## build 23
## calculator
module calculator(
	input newkey,
	input [4:0] keycode,
	input clk,
	input rst,
	output reg [19:0] x,
	output reg led							 
	);
	localparam PLUS = 1'd0;					 
	localparam TIMES = 1'd1;				 
	localparam CLEAR20 = 20'd0;				 
	localparam CLEAR2 = 2'd0;				 
	localparam CLEAR1 = 1'd0;				 
	reg [19:0] y;
	reg op;
	reg [19:0] nextX;
	reg [19:0] nextY;
	reg nextOp;
	reg nextLED;
	reg [2:0] select;
	wire [19:0] sum;
	wire [19:0] product;
	wire [19:0] result;
	wire [19:0] ovp;						 
	wire ovs;								 
	always @ (posedge clk)
		begin
			if (rst)
				begin
					x <= CLEAR20;
					y <= CLEAR20;
					op <= CLEAR1;
					led <= CLEAR1;
				end
			else
				begin
					x <= nextX;
					y <= nextY;
					op <= nextOp;
					led <= nextLED;
				end
		end
  always @ (select, x, y, op, led, result, ovp, ovs, keycode)
		case(select)
			3'd0:						 
				begin
              		nextX = x;
					nextY = y;
					nextOp = op;
					nextLED = led;
				end
			3'd1:						 
				begin
              		nextX = CLEAR20;
					nextY = x;
					nextOp = PLUS;
					nextLED = CLEAR1;
				end
			3'd2:						 
				begin
              		nextX = CLEAR20;
					nextY = x;
					nextOp = TIMES;
					nextLED = CLEAR1;
				end
			3'd3:						 
				begin
              		nextX = result;
					nextY = y;
					nextOp = op;
					nextLED = op ? (ovp != 0) : ovs;
				end	
			3'd4:						 
				begin
              		nextX = CLEAR20;
					nextY = CLEAR20;
					nextOp = CLEAR1;				 
					nextLED = CLEAR1;
				end
			3'd7:						 
				begin
              		nextX = {x[15:0],keycode[3:0]};	 
					nextY = y;
					nextOp = op;
					nextLED = CLEAR1;
				end
  ...
Size in the first run: roughly 2,500 cells after synthesis, ~42 flip-flops, ~0.017 mm² of cells after synthesis.
make LEC_CHECK=0 ABC_AREA=1 CAP_MARGIN=20 CORE_MARGIN=2 CORE_UTILIZATION=72 CTS_CLUSTER_DIAMETER=162 PLACE_DENSITY=0.38 SETUP_SLACK_MARGIN=1.49 SLEW_MARGIN=20 finish   # period 7.12 ns
run.sh (not shown) runs the stock make flow with config.mk's settings and CLKGATE_MAP_FILE=.
The flow did not stop early for build 23: all stages ran, and the layout cleared the timing, DRC and antenna checks.
[inputs] build 49 vs build 23
- CORE_UTILIZATION changed from 72 to 17
- SETUP_SLACK_MARGIN removed (was 1.49)
- CTS_CLUSTER_DIAMETER removed (was 162)
- ABC_AREA removed (was 1)
- PLACE_DENSITY removed (was 0.38)
- the clock period (ns, I/O delays scaled along) changed from 7.12 to 12.2
==> comparison <==
As of build 49, number of vias per cell after detailed routing had fallen by more than a quarter compared to build 23. Taking build 23 as the reference, in build 49 global routing usage on met1 shrank by 42 points, part of the cycle the worst path needs shrank by 28 points.
Here is what was changed in the inputs of build 96 compared with build 49.
- CORE_UTILIZATION: 17 -> 40
- the clock period (ns, I/O delays scaled along): 12.2 -> 10.6
[summary]
Build 96 ran to completion and came out clean on the timing, DRC and antenna checks. Of build 96 and build 49, build 49 shows the lower cell-internal power, with build 96 above it. Delta (build 96 minus build 49): cell count shows a reduction of 738; number of antenna cells inserted did not really move; final design area excluding fillers lost 940 µm²; number of cells on the critical path higher; number of optimization iterations in the first detailed-route pass saw an increase.
Relative to build 96, the following input files were edited for build 14:
- CORE_UTILIZATION changed from 40 to 65
- the clock period (ns, I/O delays scaled along) changed from 10.6 to 5.94
--- outcome ---
[build 14] flow finished | final checks: failed | reasons: negative setup slack
The lower proportion of power drawn by the clock network of build 14 and build 96 is in build 14.
Re setup slack: build 14 and build 96 aren't equal, and the lower value belongs to build 14.
Build 14 reports its start point of the critical path as y[4] while build 96 reports x[11].
From build 96 to build 14 the numbers moved as follows: fraction of area in multi-input gates shrank by 6.8 points; instance area at placement +9.2%; post-synthesis cell type count essentially unchanged; worst supply voltage drop on vdd increased 0.000067 V.


The RTL this note starts from:
==> flow/design.v <==
module calculator(
	input newkey,
	input [4:0] keycode,
	input clk,
	input rst,
	output reg [19:0] x,
	output reg led							 
	);
	localparam PLUS = 1'd0;					 
	localparam TIMES = 1'd1;				 
	localparam CLEAR20 = 20'd0;				 
	localparam CLEAR2 = 2'd0;				 
	localparam CLEAR1 = 1'd0;				 
	reg [19:0] y;
	reg op;
	reg [19:0] nextX;
	reg [19:0] nextY;
	reg nextOp;
	reg nextLED;
	reg [2:0] select;
	wire [19:0] sum;
	wire [19:0] product;
	wire [19:0] result;
	wire [19:0] ovp;						 
	wire ovs;								 
	always @ (posedge clk)
		begin
			if (rst)
				begin
					x <= CLEAR20;
					y <= CLEAR20;
					op <= CLEAR1;
					led <= CLEAR1;
				end
			else
				begin
					x <= nextX;
					y <= nextY;
					op <= nextOp;
					led <= nextLED;
				end
		end
  always @ (select, x, y, op, led, result, ovp, ovs, keycode)
		case(select)
			3'd0:						 
				begin
              		nextX = x;
					nextY = y;
					nextOp = op;
					nextLED = led;
				end
			3'd1:						 
				begin
              		nextX = CLEAR20;
					nextY = x;
					nextOp = PLUS;
					nextLED = CLEAR1;
				end
			3'd2:						 
				begin
              		nextX = CLEAR20;
					nextY = x;
					nextOp = TIMES;
					nextLED = CLEAR1;
				end
			3'd3:						 
				begin
              		nextX = result;
					nextY = y;
					nextOp = op;
					nextLED = op ? (ovp != 0) : ovs;
				end	
			3'd4:						 
				begin
              		nextX = CLEAR20;
					nextY = CLEAR20;
					nextOp = CLEAR1;				 
					nextLED = CLEAR1;
				end
			3'd7:						 
				begin
              		nextX = {x[15:0],keycode[3:0]};	 
					nextY = y;
					nextOp = op;
					nextLED = CLEAR1;
				end
			default:					 
				begin
              		nextX = x;
					nextY = y;
					nextOp = op;
					nextLED = led;
				end
		endcase
	always @ (newkey, keycode)
		begin
			if(!newkey)	select <= 3'd0;				 
			else if(keycode[4]) select <= 3'd7;		 
			else select <= keycode[2:0];			 
		end
	assign result = op ? product : sum;				 
	assign {ovp, product} = x * y;					 
	assign {ovs, sum} = x + y;						 
endmodule	
export LEC_CHECK = 0
export CAP_MARGIN = 20
export CORE_MARGIN = 2
export CORE_UTILIZATION = 72
export CTS_CLUSTER_DIAMETER = 29
export PLACE_DENSITY = 0.38
export SETUP_SLACK_MARGIN = 0.99
export SLEW_MARGIN = 20
export TNS_END_PERCENT = 95
create_clock -name core_clock -period 6.72 [get_ports {clk}]
The baseline finished but failed the layout checks on setup timing.
Then changed:
Settings changed: MAX_ROUTING_LAYER from default to met4, PLACE_DENSITY 0.38 to 0.35, SETUP_SLACK_MARGIN 0.99 to default, TNS_END_PERCENT 95 to default.
Clock period 6.72 ns to 7.97 ns, I/O delays scaled along.
Effect:
- Now the flow passed the timing, DRC and antenna checks
- via count shrinks by 8.3%
- setup slack is better by 0.43 ns
- cell area came out lower by 10%
- core utilization went down by 8.9 points
- area after synthesis does not change
Then changed:
Settings changed: CORE_UTILIZATION 72 to 60, CTS_CLUSTER_DIAMETER 29 to default, MAX_ROUTING_LAYER met4 to default, PLACE_DENSITY 0.35 to default.
Clock period 7.97 ns to 4.45 ns, I/O delays scaled along.
With this change the flow completed and failed the layout checks on setup timing.
Total power increases by 110%.
Core utilization stays flat.
Final area increases by 20%.
Synthesized cell count does not change.
Count of clock-buffer cells in the layout increases by 3.
Non-clock buffer count increases by 288.
Power is estimated from default activity; no workload was simulated.
